==> flow/design.v <==
`timescale 1ns / 1ps
module EC(
input H0,L0,EC_prev,H1,  
output EC_out,EC_next 
    );
wire w;  
assign w = ~(H0 | L0);
assign EC_next = (w & EC_prev);
assign EC_out = (EC_next & H1);
endmodule
`timescale 1ns / 1ps
module TBC(
input X0,X1,Y0,Y1,  
output H,L  
    );
assign H = ((X0) & (!Y1)) | (X1 & (!Y1)) | (X1 & (!Y0));
assign L = (!X1) & Y1;
endmodule
`timescale 1ns / 1ps
module mux8bit(
input sel,
input [7:0]I1,I0,
output [7:0]Y
    );
assign Y = sel ? I1 : I0;
endmodule
`timescale 1ns / 1ps
module TDS(
input [7:0]P0,P1,P2,
output [7:0]Min,Med,Max
    );
wire [20:0]w;
wire [5:0]EC_next;
wire [8:0]EC_out;
wire [2:0]mux_sel;
wire [7:0]Temp_max,Temp_min_1,Temp_min_2;
TBC TBC_1_MSB_67(.X0(P0[6]),.X1(P0[7]),.Y0(P1[6]),.Y1(P1[7]),.H(w[0]),.L(w[1]));
TBC TBC_1_BITS45(.X0(P0[4]),.X1(P0[5]),.Y0(P1[4]),.Y1(P1[5]),.H(w[2]),.L(w[3]));
TBC TBC_1_BITS23(.X0(P0[2]),.X1(P0[3]),.Y0(P1[2]),.Y1(P1[3]),.H(w[4]),.L(w[5]));
TBC TBC_1_LSB_01(.X0(P0[0]),.X1(P0[1]),.Y0(P1[0]),.Y1(P1[1]),.H(w[6]),.L());
EC EC_1_MSB_45(.H0(w[0]),.L0(w[1]),.EC_prev(1'b1),.H1(w[2]),.EC_next(EC_next[0]),.EC_out(EC_out[0]));
EC EC_1_BITS23(.H0(w[2]),.L0(w[3]),.EC_prev(EC_next[0]),.H1(w[4]),.EC_next(EC_next[1]),.EC_out(EC_out[1]));
EC EC_1_LSB_01(.H0(w[4]),.L0(w[5]),.EC_prev(EC_next[1]),.H1(w[6]),.EC_next(),.EC_out(EC_out[2]));
assign mux_sel[0] = EC_out[0] | EC_out[1] | EC_out[2] | w[0];  
mux8bit m_1_min(.sel(mux_sel[0]),.I1(P1),.I0(P0),.Y(Temp_min_1));
mux8bit m_1_max(.sel(mux_sel[0]),.I1(P0),.I0(P1),.Y(Temp_max));
TBC TBC_2_MSB_67(.X0(Temp_max[6]),.X1(Temp_max[7]),.Y0(P2[6]),.Y1(P2[7]),.H(w[7]),.L(w[8]));
TBC TBC_2_BITS45(.X0(Temp_max[4]),.X1(Temp_max[5]),.Y0(P2[4]),.Y1(P2[5]),.H(w[9]),.L(w[10]));
TBC TBC_2_BITS23(.X0(Temp_max[2]),.X1(Temp_max[3]),.Y0(P2[2]),.Y1(P2[3]),.H(w[11]),.L(w[12]));
TBC TBC_2_LSB_01(.X0(Temp_max[0]),.X1(Temp_max[1]),.Y0(P2[0]),.Y1(P2[1]),.H(w[13]),.L());
EC EC_2_MSB_45(.H0(w[7]),.L0(w[8]),.EC_prev(1'b1),.H1(w[9]),.EC_next(EC_next[2]),.EC_out(EC_out[3]));
EC EC_2_BITS23(.H0(w[9]),.L0(w[10]),.EC_prev(EC_next[2]),.H1(w[11]),.EC_next(EC_next[3]),.EC_out(EC_out[4]));
EC EC_2_LSB_01(.H0(w[11]),.L0(w[12]),.EC_prev(EC_next[3]),.H1(w[13]),.EC_next(),.EC_out(EC_out[5]));
assign mux_sel[1] = EC_out[3] | EC_out[4] | EC_out[5] | w[7];
mux8bit m_2_min(.sel(mux_sel[1]),.I1(P2),.I0(Temp_max),.Y(Temp_min_2));
mux8bit m_2_max(.sel(mux_sel[1]),.I1(Temp_max),.I0(P2),.Y(Max));  
TBC TBC_3_MSB_67(.X0(Temp_min_1[6]),.X1(Temp_min_1[7]),.Y0(Temp_min_2[6]),.Y1(Temp_min_2[7]),.H(w[14]),.L(w[15]));
TBC TBC_3_BITS45(.X0(Temp_min_1[4]),.X1(Temp_min_1[5]),.Y0(Temp_min_2[4]),.Y1(Temp_min_2[5]),.H(w[16]),.L(w[17]));
TBC TBC_3_BITS23(.X0(Temp_min_1[2]),.X1(Temp_min_1[3]),.Y0(Temp_min_2[2]),.Y1(Temp_min_2[3]),.H(w[18]),.L(w[19]));
TBC TBC_3_LSB_01(.X0(Temp_min_1[0]),.X1(Temp_min_1[1]),.Y0(Temp_min_2[0]),.Y1(Temp_min_2[1]),.H(w[20]),.L());
EC EC_3_MSB_45(.H0(w[14]),.L0(w[15]),.EC_prev(1'b1),.H1(w[16]),.EC_next(EC_next[4]),.EC_out(EC_out[6]));
EC EC_3_BITS23(.H0(w[16]),.L0(w[17]),.EC_prev(EC_next[4]),.H1(w[18]),.EC_next(EC_next[5]),.EC_out(EC_out[7]));
EC EC_3_LSB_01(.H0(w[18]),.L0(w[19]),.EC_prev(EC_next[5]),.H1(w[20]),.EC_next(),.EC_out(EC_out[8]));
assign mux_sel[2] = EC_out[6] | EC_out[7] | EC_out[8] | w[14];
mux8bit m_3_min(.sel(mux_sel[2]),.I1(Temp_min_2),.I0(Temp_min_1),.Y(Min));  
mux8bit m_3_max(.sel(mux_sel[2]),.I1(Temp_min_1),.I0(Temp_min_2),.Y(Med));  
endmodule
`timescale 1ns / 1ps
module inexact_filter
# (parameter COUNT= 256) 
(input [7:0] Pixel_in,
input  clk,
output [7:0] Median
);
    reg [7:0]  line_buff1 [COUNT-1:0];
    reg [7:0]  line_buff2 [COUNT-1:0];
    reg [7:0]  R1_Max,R1_Med,R1_Min,R2_Max,R2_Med,R2_Min,Buffer_reg;
    wire [7:0] Min,Max,Med,Last_Max,Last_Med,Last_Min;
    integer i;
    always @(posedge clk)begin
    Buffer_reg <= Pixel_in;
    end
    always @ (posedge clk)
    begin
    line_buff2[COUNT-1] <= Buffer_reg;
    line_buff1[COUNT-1] <= line_buff2[0];
    for ( i=0 ; i<COUNT-1; i=i+1 )
        line_buff2[i] <= line_buff2[i+1];
    for ( i=0 ; i<COUNT-1; i=i+1 )
         line_buff1[i] <= line_buff1[i+1];
    end 
    TDS tds1_1(.P0(line_buff1[0]),.P1(line_buff2[0]),.P2(Buffer_reg),.Min(Min),.Max(Max),.Med(Med));
    always @(posedge clk) begin
    R1_Max <= Max;
    R1_Med <= Med;
    R1_Min <= Min;
    end
    always @(posedge clk) begin
    R2_Max <= R1_Max;
    R2_Med <= R1_Med;
    R2_Min <= R1_Min;
    end
    TDS tds2_1(.P0(Max),.P1(R1_Max),.P2(R2_Max),.Min(Last_Min),.Max(),.Med());
    TDS tds2_2(.P0(Med),.P1(R1_Med),.P2(R2_Med),.Min(),.Max(),.Med(Last_Med));
    TDS tds2_3(.P0(Min),.P1(R1_Min),.P2(R2_Min),.Min(),.Max(Last_Max),.Med());
    TDS tds_f(.P0(Last_Min),.P1(Last_Med),.P2(Last_Max),.Min(),.Max(),.Med(Median));
    endmodule
make LEC_CHECK=0 ABC_AREA=1 CAP_MARGIN=20 CORE_MARGIN=2 CORE_UTILIZATION=72 CTS_CLUSTER_DIAMETER=385 CTS_CLUSTER_SIZE=15 GPL_ROUTABILITY_DRIVEN=0 SETUP_SLACK_MARGIN=0.71 SLEW_MARGIN=20 finish   # period 4.22 ns
run.sh (not shown) runs the stock make flow with config.mk's settings and CLKGATE_MAP_FILE=.
The starting point aborted during clock tree synthesis on DPL-0033.
Then changed:
==> flow/config.mk (replaced) <==
export PLATFORM = sky130hd
export DESIGN_NAME = inexact_filter
export DESIGN_NICKNAME = inexact_filter
export VERILOG_FILES = /design/flow/design.v
export SDC_FILE = /design/flow/constraint.sdc
export NUM_CORES = 4
export LEC_CHECK = 0
export CAP_MARGIN = 20
export CORE_MARGIN = 2
export CORE_UTILIZATION = 44
export SLEW_MARGIN = 20
==> flow/constraint.sdc (replaced) <==
create_clock -name core_clock -period 10.7 [get_ports {clk}]
set_input_delay 2.1400 -clock core_clock [delete_from_list [all_inputs] [get_ports {clk}]]
set_output_delay 2.1400 -clock core_clock [all_outputs]
set_load 0.01 [all_outputs]
With this change the flow went through all stages and came out clean.
Die size rose by about 65%.
Synthesized area climbs by about 1.6%.
Synthesized cell count rose by 0.83%.
Then changed:
--- a/flow/config.mk
+++ b/flow/config.mk
@@ -6,6 +6,11 @@
 export NUM_CORES = 4
 export LEC_CHECK = 0
+export ABC_AREA = 1
 export CAP_MARGIN = 20
 export CORE_MARGIN = 2
-export CORE_UTILIZATION = 44
-export SLEW_MARGIN = 20
+export CORE_UTILIZATION = 72
+export CTS_CLUSTER_DIAMETER = 88
+export GPL_TIMING_DRIVEN = 1
+export PLACE_DENSITY_LB_ADDON = 0.02
+export SETUP_SLACK_MARGIN = -0.78
+export SLEW_MARGIN = 30
==> flow/constraint.sdc (replaced) <==
create_clock -name core_clock -period 7.83 [get_ports {clk}]
set_input_delay 1.5660 -clock core_clock [delete_from_list [all_inputs] [get_ports {clk}]]
set_output_delay 1.5660 -clock core_clock [all_outputs]
set_load 0.01 [all_outputs]
What happened: The changed run died in clock tree synthesis; area after synthesis falls by 1.6%; synthesized cell count falls by 0.82%; die size falls by 40%.
Then changed:
==> flow/config.mk (replaced) <==
export PLATFORM = sky130hd
export DESIGN_NAME = inexact_filter
export DESIGN_NICKNAME = inexact_filter
export VERILOG_FILES = /design/flow/design.v
export SDC_FILE = /design/flow/constraint.sdc
export NUM_CORES = 4
export LEC_CHECK = 0
export ABC_AREA = 1
export CAP_MARGIN = 20
export CORE_MARGIN = 2
export CORE_UTILIZATION = 70
export CTS_CLUSTER_SIZE = 15
export GPL_ROUTABILITY_DRIVEN = 0
export SETUP_SLACK_MARGIN = 0.49
export SLEW_MARGIN = 20
==> flow/constraint.sdc (replaced) <==
create_clock -name core_clock -period 4.22 [get_ports {clk}]
set_input_delay 0.8440 -clock core_clock [delete_from_list [all_inputs] [get_ports {clk}]]
set_output_delay 0.8440 -clock core_clock [all_outputs]
set_load 0.01 [all_outputs]
The new run never finished: it broke off in global routing with DPL-0033.
Die size increases by 2.8%.
Area after synthesis does not change.
Synthesized cell count is unchanged.
Then changed:
==> flow/config.mk (replaced) <==
export PLATFORM = sky130hd
export DESIGN_NAME = inexact_filter
export DESIGN_NICKNAME = inexact_filter
export VERILOG_FILES = /design/flow/design.v
export SDC_FILE = /design/flow/constraint.sdc
export NUM_CORES = 4
export LEC_CHECK = 0
export CAP_MARGIN = 20
export CORE_MARGIN = 2
export CORE_UTILIZATION = 64
export CTS_CLUSTER_SIZE = 34
export SLEW_MARGIN = 20
==> flow/constraint.sdc (replaced) <==
create_clock -name core_clock -period 9.03 [get_ports {clk}]
set_input_delay 1.8060 -clock core_clock [delete_from_list [all_inputs] [get_ports {clk}]]
set_output_delay 1.8060 -clock core_clock [all_outputs]
set_load 0.01 [all_outputs]
Outcome:
- The changed run finished with setup timing left
- die size is higher by 11%
- area after synthesis is higher by 1.6%
- synthesized cell count is higher by 0.83%
Then changed:
--- a/flow/config.mk
+++ b/flow/config.mk
@@ -8,5 +8,4 @@
 export CAP_MARGIN = 20
 export CORE_MARGIN = 2
-export CORE_UTILIZATION = 64
-export CTS_CLUSTER_SIZE = 34
+export CORE_UTILIZATION = 66
 export SLEW_MARGIN = 20
==> flow/constraint.sdc (replaced) <==
create_clock -name core_clock -period 5.7 [get_ports {clk}]
set_input_delay 1.1400 -clock core_clock [delete_from_list [all_inputs] [get_ports {clk}]]
set_output_delay 1.1400 -clock core_clock [all_outputs]
set_load 0.01 [all_outputs]
What happened: The new run completed, yet does not pass: setup timing. Sequential cell count is unchanged. Clock-buffer cell count rose by 23. Cell count rose slightly. Synthesized area stays the same.
